==> flow/design.v (excerpt) <==
module LASER (
    input CLK,
    input RST,
    input [3:0] X,
    input [3:0] Y,
    output reg [3:0] C1X,
    output reg [3:0] C1Y,
    output reg [3:0] C2X,
    output reg [3:0] C2Y,
    output reg DONE
);
Settings: LEC_CHECK=0, ABC_AREA=1, CAP_MARGIN=20, CORE_MARGIN=2, CORE_UTILIZATION=72, CTS_CLUSTER_SIZE=72, HOLD_SLACK_MARGIN=0.27, PLACE_DENSITY=0.64, SETUP_SLACK_MARGIN=-0.27, SLEW_MARGIN=0; clock period 5.13 ns.
run.sh (not shown) runs the stock make flow with config.mk's settings and CLKGATE_MAP_FILE=.
The starting point produced a layout that fails on setup timing.
Then changed:
--- a/flow/config.mk
+++ b/flow/config.mk
@@ -10,7 +10,4 @@
 export CORE_MARGIN = 2
-export CORE_UTILIZATION = 72
-export CTS_CLUSTER_SIZE = 72
-export HOLD_SLACK_MARGIN = 0.27
-export PLACE_DENSITY = 0.64
-export SETUP_SLACK_MARGIN = -0.27
-export SLEW_MARGIN = 0
+export CORE_UTILIZATION = 68
+export CTS_CLUSTER_SIZE = 98
+export SLEW_MARGIN = 20
==> flow/constraint.sdc (replaced) <==
create_clock -name core_clock -period 7.49 [get_ports {CLK}]
set_input_delay 1.4980 -clock core_clock [delete_from_list [all_inputs] [get_ports {CLK}]]
set_output_delay 1.4980 -clock core_clock [all_outputs]
set_load 0.01 [all_outputs]
Result: With this change the flow completed with no timing, DRC or antenna violations; count of clock-buffer cells in the layout went up by 4; setup slack improved by 1500 ps; wire length went down by about 28%; utilization went down by 15 points; global-route usage went down by 12 points; power went down by about 33%; die area went up by about 6%; synthesized cell count is unchanged; non-clock buffer count went down by 318.
Then changed:
--- a/flow/config.mk
+++ b/flow/config.mk
@@ -10,4 +10,3 @@
 export CORE_MARGIN = 2
-export CORE_UTILIZATION = 68
-export CTS_CLUSTER_SIZE = 98
+export CORE_UTILIZATION = 59
 export SLEW_MARGIN = 20
==> flow/constraint.sdc (replaced) <==
create_clock -name core_clock -period 6.02 [get_ports {CLK}]
set_input_delay 1.2040 -clock core_clock [delete_from_list [all_inputs] [get_ports {CLK}]]
set_output_delay 1.2040 -clock core_clock [all_outputs]
set_load 0.01 [all_outputs]
Via count drops by 0.63%.
Die area increases by 15%.
Clock power goes up by 38%.
Wire length is higher by 0.83%.
Critical path depth is unchanged.
Fmax is higher by 17%.
Global-route usage drops by 4.2 points.
Hold slack improves by 8.1 ps.
Non-clock buffer count grows by 115.
Final area came out higher by 6.5%.
Power goes up by 30%.
Then changed:
--- a/flow/config.mk
+++ b/flow/config.mk
@@ -10,3 +10,6 @@
 export CORE_MARGIN = 2
-export CORE_UTILIZATION = 59
+export CORE_UTILIZATION = 72
+export CTS_CLUSTER_SIZE = 74
+export PLACE_DENSITY = 0.36
+export SETUP_SLACK_MARGIN = 1.31
 export SLEW_MARGIN = 20
==> flow/constraint.sdc (replaced) <==
create_clock -name core_clock -period 5.11 [get_ports {CLK}]
set_input_delay 1.0220 -clock core_clock [delete_from_list [all_inputs] [get_ports {CLK}]]
set_output_delay 1.0220 -clock core_clock [all_outputs]
set_load 0.01 [all_outputs]
The new run finished but failed the layout checks on setup timing.
Routed wire length rises by a quarter to a third.
Setup slack degrades by 1300 ps.
First-iteration DRC count rises by well over a third.
Utilization rises by 19 points.

juniper:
LASER again, from the RTL that the note above started with.
make LEC_CHECK=0 ABC_AREA=1 CAP_MARGIN=20 CORE_MARGIN=2 CORE_UTILIZATION=71 CTS_CLUSTER_SIZE=80 SETUP_SLACK_MARGIN=1.33 SLEW_MARGIN=40 finish   # period 5.52 ns
juniper ran in full, but the layout does not pass; the checks complain about setup timing.
[inputs] pepper vs juniper
- ABC_AREA no longer set, was 1
- CTS_CLUSTER_SIZE no longer set, was 80
- SLEW_MARGIN now 20, was 40
- CORE_UTILIZATION now 29, was 71
- SETUP_SLACK_MARGIN no longer set, was 1.33
- the clock period (ns, I/O delays scaled along) now 6.47, was 5.52
[summary]
pepper has completed all stages; timing, DRC and antenna checks passed. Across both runs, routed wire length on met3 was lower for pepper than for juniper. In pepper relative to juniper, final-layout fill cell count had gone up by more than 100%. Total CTS buffers, pepper vs juniper: up by a few percent.
[inputs] ember vs pepper
- CORE_UTILIZATION now 71, was 29
- SETUP_SLACK_MARGIN now 1.33, previously not set
- ABC_AREA now 1, previously not set
- the clock period (ns, I/O delays scaled along) now 5.67, was 6.47
[summary]
- Compared with pepper, in ember setup slack of the most critical reg-to-reg path down 0.49 ns, average cell area after synthesis down 2.6 um^2, wire length up 16%.
- ember — total setup buffers inserted after CTS 18 higher, pepper as reference
- Going from pepper to ember, the fraction of the mapped netlist area in simple logic gates was found to have gone up by 8.5 points.
- Compared with pepper, ember shows a worst endpoint data arrival time that is 0.35 ns lower.
- In ember, clock network fraction of design power is higher than in pepper.
- Compared with pepper, ember shows a higher power.
- The layout from ember, despite a flow that completed every stage, fails the layout checks, with the failing checks listed as setup timing.
- ember vs pepper: number of buffers created by CTS down in ember
- ember ended up with a lower final critical path time including I/O delays and setup than pepper did.
Changes in cedar relative to ember:
- swapping 71 for 40 in CORE_UTILIZATION
- clearing SETUP_SLACK_MARGIN, which used to be 1.33
- clearing ABC_AREA, which used to be 1
- swapping 5.67 for 6.47 in the clock period (ns, I/O delays scaled along)
[summary]
Of the two values seen for main logic family after synthesis, AND-OR/OR-AND gates was produced by cedar and simple AND/OR/NAND/NOR gates by ember.
Per the comparison of cedar with ember, global-route usage has decreased, path depth of the worst reg2reg path has decreased, routed wire length has decreased, part of the total power dissipated in the clock network has increased.
In the flow results for cedar and ember, the highest clock rate is smaller on cedar.
ember -> stages 100% | layout checks FAIL | setup timing
cedar reached the end of the flow, and the finished layout is clean on the timing, design-rule and antenna checks.
Cell count after synthesis ended up about 23% lower on cedar than on ember.
Comparing cedar and ember, the lower cell area after synthesis was measured on cedar.
In the tables for cedar and ember, time the worst path needs with I/O delays and setup reads higher with cedar.

## P
The RTL this note starts from:
==> flow/design.v <==
module LASER (
    input CLK,
    input RST,
    input [3:0] X,
    input [3:0] Y,
    output reg [3:0] C1X,
    output reg [3:0] C1Y,
    output reg [3:0] C2X,
    output reg [3:0] C2Y,
    output reg DONE
);
    localparam S_IDLE           = 4'd0;
    localparam S_READ           = 4'd1;
    localparam S_INIT_C1        = 4'd2;
    localparam S_CALC_C1        = 4'd3;
    localparam S_UPDATE_C1      = 4'd4;
    localparam S_INIT_C2        = 4'd5;
    localparam S_CALC_C2        = 4'd6;
    localparam S_UPDATE_C2      = 4'd7;
    localparam S_CHECK_CONV     = 4'd8;
    localparam S_DONE           = 4'd9;
    localparam S_WAIT           = 4'd10;
    reg [3:0] state;
    reg [5:0] pixel_count;
    reg [3:0] X_MEM [0:39];
    reg [3:0] Y_MEM [0:39];
    reg [5:0] mark_data;        
    reg [3:0] index_X, index_Y; 
    reg [5:0] current_hit_count;
    reg [5:0] best_hit_count;
    reg [3:0] best_c1x, best_c1y;
    reg [3:0] best_c2x, best_c2y;
    reg [3:0] old_c1x, old_c1y, old_c2x, old_c2y;
    reg p0_scan, p1_scan, p2_scan, p3_scan;    
    reg p0_fix,  p1_fix,  p2_fix,  p3_fix;     
    reg hit0, hit1, hit2, hit3;                
    reg [3:0] fixed_cx, fixed_cy;
    always @(posedge CLK or posedge RST) begin
        if (RST) begin
            state <= S_IDLE;
            pixel_count <= 0;
            DONE <= 0;
            C1X <= 0; C1Y <= 0; C2X <= 0; C2Y <= 0;
            mark_data <= 0;
            index_X <= 0; index_Y <= 0;
            current_hit_count <= 0; best_hit_count <= 0;
            best_c1x <= 0; best_c1y <= 0; best_c2x <= 0; best_c2y <= 0;
        end
        else begin
            case(state)
                S_IDLE: begin
                    DONE <= 0;
                    state <= S_READ;
                    best_c1x <= 0; best_c1y <= 0; best_c2x <= 0; best_c2y <= 0;
                    X_MEM[pixel_count] <= X;
                    Y_MEM[pixel_count] <= Y;
                    pixel_count <= pixel_count + 1;
                end
                S_READ: begin
                    X_MEM[pixel_count] <= X;
                    Y_MEM[pixel_count] <= Y;
                    if (pixel_count >= 39) begin
                        pixel_count <= 0;
                        state <= S_INIT_C1; 
                    end
                    else begin
                        pixel_count <= pixel_count + 1;
                    end
                end
                S_INIT_C1: begin
                    index_X <= 0;
                    index_Y <= 0;
                    best_hit_count <= 0; 
                    old_c1x <= best_c1x; old_c1y <= best_c1y;
                    old_c2x <= best_c2x; old_c2y <= best_c2y;
                    state <= S_CALC_C1;
                    mark_data <= 0;
                    current_hit_count <= 0;
                end
                S_CALC_C1: begin
                    current_hit_count <= current_hit_count + hit0 + hit1 + hit2 + hit3;
                    if (mark_data == 36) begin
                        state <= S_UPDATE_C1;
                        mark_data <= 0;
                    end
                    else begin
                        mark_data <= mark_data + 4;
                    end
                end
                S_UPDATE_C1: begin
                    if (current_hit_count >= best_hit_count) begin
                        best_hit_count <= current_hit_count;
                        best_c1x <= index_X;
                        best_c1y <= index_Y;
                    end
                    current_hit_count <= 0;
                    if (index_X == 15 && index_Y == 15) begin
                        state <= S_INIT_C2;
                    end
                    else begin
                        if (index_X == 15) begin
                            index_X <= 0;
                            index_Y <= index_Y + 1;
                        end else begin
                            index_X <= index_X + 1;
                        end
                        state <= S_CALC_C1; 
                    end
                end
                S_INIT_C2: begin
                    index_X <= 0;
                    index_Y <= 0;
                    best_hit_count <= 0; 
                    state <= S_CALC_C2;
                    mark_data <= 0;
                    current_hit_count <= 0;
                end
                S_CALC_C2: begin
                    current_hit_count <= current_hit_count + hit0 + hit1 + hit2 + hit3;
                    if (mark_data == 36) begin
                        state <= S_UPDATE_C2;
                        mark_data <= 0;
                    end
                    else begin
                        mark_data <= mark_data + 4;
                    end
                end
                S_UPDATE_C2: begin
                    if (current_hit_count >= best_hit_count) begin
                        best_hit_count <= current_hit_count;
                        best_c2x <= index_X;
                        best_c2y <= index_Y;
                    end
                    current_hit_count <= 0;
                    if (index_X == 15 && index_Y == 15) begin
                        state <= S_CHECK_CONV; 
                    end
                    else begin
                        if (index_X == 15) begin
                            index_X <= 0;
                            index_Y <= index_Y + 1;
                        end else begin
                            index_X <= index_X + 1;
                        end
                        state <= S_CALC_C2;
                    end
                end
                S_CHECK_CONV: begin
                    if (old_c1x == best_c1x && old_c1y == best_c1y && 
                        old_c2x == best_c2x && old_c2y == best_c2y) begin
                        state <= S_DONE;
                    end
                    else begin
                        state <= S_INIT_C1;
                    end
                end
                S_DONE: begin
                    C1X <= best_c1x; C1Y <= best_c1y;
                    C2X <= best_c2x; C2Y <= best_c2y;
                    DONE <= 1;
                    state <= S_WAIT;
                end
                S_WAIT: begin
                    DONE <= 0;
                    state <= S_IDLE;
                end
                default: state <= S_IDLE;
            endcase
        end
    end
    function check_hit;
        input [3:0] tx, ty, cx, cy;
        reg [3:0] abs_dx, abs_dy;
        begin
            abs_dx = (tx >= cx) ? (tx - cx) : (cx - tx);
            abs_dy = (ty >= cy) ? (ty - cy) : (cy - ty);
            if ( (abs_dx + abs_dy <= 4) || (abs_dx == 2 && abs_dy == 3) || (abs_dx == 3 && abs_dy == 2) )
                check_hit = 1'b1;
            else
                check_hit = 1'b0;
        end
    endfunction
    always @(*) begin
        if (state == S_CALC_C1) begin
            fixed_cx = best_c2x;
            fixed_cy = best_c2y;
        end
        else begin 
            fixed_cx = best_c1x;
            fixed_cy = best_c1y;
        end
    end
    always @(*) begin
        p0_scan = check_hit(X_MEM[mark_data],   Y_MEM[mark_data],   index_X, index_Y);
        p1_scan = check_hit(X_MEM[mark_data+1], Y_MEM[mark_data+1], index_X, index_Y);
        p2_scan = check_hit(X_MEM[mark_data+2], Y_MEM[mark_data+2], index_X, index_Y);
        p3_scan = check_hit(X_MEM[mark_data+3], Y_MEM[mark_data+3], index_X, index_Y);
        p0_fix = check_hit(X_MEM[mark_data],   Y_MEM[mark_data],   fixed_cx, fixed_cy);
        p1_fix = check_hit(X_MEM[mark_data+1], Y_MEM[mark_data+1], fixed_cx, fixed_cy);
        p2_fix = check_hit(X_MEM[mark_data+2], Y_MEM[mark_data+2], fixed_cx, fixed_cy);
        p3_fix = check_hit(X_MEM[mark_data+3], Y_MEM[mark_data+3], fixed_cx, fixed_cy);
        hit0 = p0_scan || p0_fix;
        hit1 = p1_scan || p1_fix;
        hit2 = p2_scan || p2_fix;
        hit3 = p3_scan || p3_fix;
    end
endmodule
Settings: LEC_CHECK=0, ABC_AREA=1, CAP_MARGIN=20, CELL_PAD_IN_SITES_GLOBAL_PLACEMENT=2, CORE_MARGIN=2, CORE_UTILIZATION=20, CTS_CLUSTER_DIAMETER=184, MIN_ROUTING_LAYER=met1, PLACE_DENSITY_LB_ADDON=0.08, SETUP_SLACK_MARGIN=-0.14, SLEW_MARGIN=10; clock period 4.53 ns.
P finished every stage; the final checks, however, were not passed, the failures being setup timing.
Input changes introduced in Q (baseline for comparison: P):
- CELL_PAD_IN_SITES_GLOBAL_PLACEMENT removed (was 2)
- CORE_UTILIZATION changed from 20 to 72
- SLEW_MARGIN changed from 10 to 20
- PLACE_DENSITY_LB_ADDON removed (was 0.08)
- SETUP_SLACK_MARGIN removed (was -0.14)
- MIN_ROUTING_LAYER removed (was met1)
- CTS_CLUSTER_DIAMETER removed (was 184)
- the clock period (ns, I/O delays scaled along) changed from 4.53 to 6.96
Findings:
- Q finished all stages; the layout is clean.
- Between P and Q, routed via count is lower for Q, P comes in above that.
- Between Q and P, it is Q whose transition time at the pin with the least slew margin is lower, by 92 ps.
- Delta(wire length per cell, Q - P) > 0
Input-level comparison between R and Q:
- CTS_CLUSTER_SIZE: unset -> 98
- CORE_UTILIZATION: 72 -> 68
- the clock period (ns, I/O delays scaled along): 6.96 -> 7.38
Notes after the runs:
Row number of nets at the end of the flow: R lower / Q higher. Route | R vs Q | wire shorter in R. [compare] base=Q new=R: switching portion of total power moved up; total power shrank by about 6%; hold slack roughly the same; number of logic stages on the critical path including buffering shows a reduction of 2; wire length of the first global-routing pass shows a reduction of 1.4%. On minimum clock period, Q beats R. Between Q and R, the flow reports mean routed wirelength per cell decreasing by a few percent.

## try-sierra
RTL: the design.v shown in full above, as it stands there.
==> flow/config.mk <==
export PLATFORM = sky130hd
export DESIGN_NAME = LASER
export DESIGN_NICKNAME = LASER
export VERILOG_FILES = /design/flow/design.v
export SDC_FILE = /design/flow/constraint.sdc
export NUM_CORES = 4
export LEC_CHECK = 0
export ABC_AREA = 1
export CAP_MARGIN = 15
export CORE_MARGIN = 2
export CORE_UTILIZATION = 72
export CTS_CLUSTER_SIZE = 74
export PLACE_DENSITY = 0.65
export SLEW_MARGIN = 20
==> flow/constraint.sdc <==
create_clock -name core_clock -period 5.11 [get_ports {CLK}]
set_input_delay 1.0220 -clock core_clock [delete_from_list [all_inputs] [get_ports {CLK}]]
set_output_delay 1.0220 -clock core_clock [all_outputs]
set_load 0.01 [all_outputs]
Ran to the end and failed final checks on setup timing: try-sierra.
For try-nickel, these inputs were changed with respect to try-sierra:
- PLACE_DENSITY: 0.65 -> 0.64
- CTS_CLUSTER_DIAMETER: unset -> 247
- CAP_MARGIN: 15 -> 20
- CTS_CLUSTER_SIZE: 74 -> unset
- the clock period (ns, I/O delays scaled along): 5.11 -> 5.39
### Flow results
- try-nickel vs try-sierra: placed standard-cell area down slightly
- Share of synthesized cell area in and, or, nand and nor gates across try-nickel and try-sierra: no real change.
- try-nickel did not run to completion, as it errored out during 4_1_cts.
- As far as arithmetic-cell share of the synthesized area counting full adders, half adders and majority gates goes, try-nickel and try-sierra are indistinguishable; the numbers are identical.
- Going from try-sierra to try-nickel, cell count after synthesis about even; global placer's final weighted congestion saw a decrease.
For try-harbor, these inputs were changed with respect to try-nickel:
- ABC_AREA removed (was 1)
- GPL_TIMING_DRIVEN newly set to 1
- CTS_CLUSTER_DIAMETER changed from 247 to 277
- MIN_ROUTING_LAYER newly set to met1
- the clock period (ns, I/O delays scaled along) changed from 5.39 to 5.98
[summary]
Of the runs try-nickel and try-harbor, none of them finished clean. FAIL try-nickel @ 4_1_cts: tool exited with error. try-harbor had finished all stages when the layout checks came back failing, citing setup timing. Largest family of logic cells by area: AND-OR/OR-AND gates -> try-harbor, simple AND/OR/NAND/NOR gates -> try-nickel. Relative to try-nickel, synthesized cell count has gone down in try-harbor. The xor and xnor area share after synthesis of try-harbor falls short of that of try-nickel by 0.59 points. When the final numbers for try-nickel and try-harbor were put side by side, the unique cell type count in the Yosys netlist turned out to be smaller in try-nickel. try-harbor against try-nickel: die footprint went down 1000 um2; yosys stat chip area went down about 3.2%; number of rows created at floorplan went down 2; share of cell area taken by muxes after synthesis went up 3.7 points.
For try-willow, these inputs were changed with respect to try-harbor:
- removing PLACE_DENSITY (formerly 0.64)
- changing the clock period (ns, I/O delays scaled along) from 5.98 to 4.69
==> results <==
Among try-harbor and try-willow, the run that stopped before the end is try-willow, and it is the only one.
try-willow is listed as incomplete: the tool reported an error in 5_1_grt and the run ended there.
[try-harbor] flow finished | final checks: failed | reasons: setup timing
try-harbor → try-willow: share of synthesized cell area in and-or and or-and compound cells flat, final weighted congestion of routability-driven global placement went down, count of placed standard cells including taps shows an increase of 180.
Reported for try-willow and try-harbor, multiplexer area fraction after synthesis turned out identical to the last digit.
Reported for try-willow and try-harbor, net count after synthesis turned out identical to the last digit.
Reported for try-willow and try-harbor, die area turned out identical to the last digit.
Power is estimated from default activity; no workload was simulated.
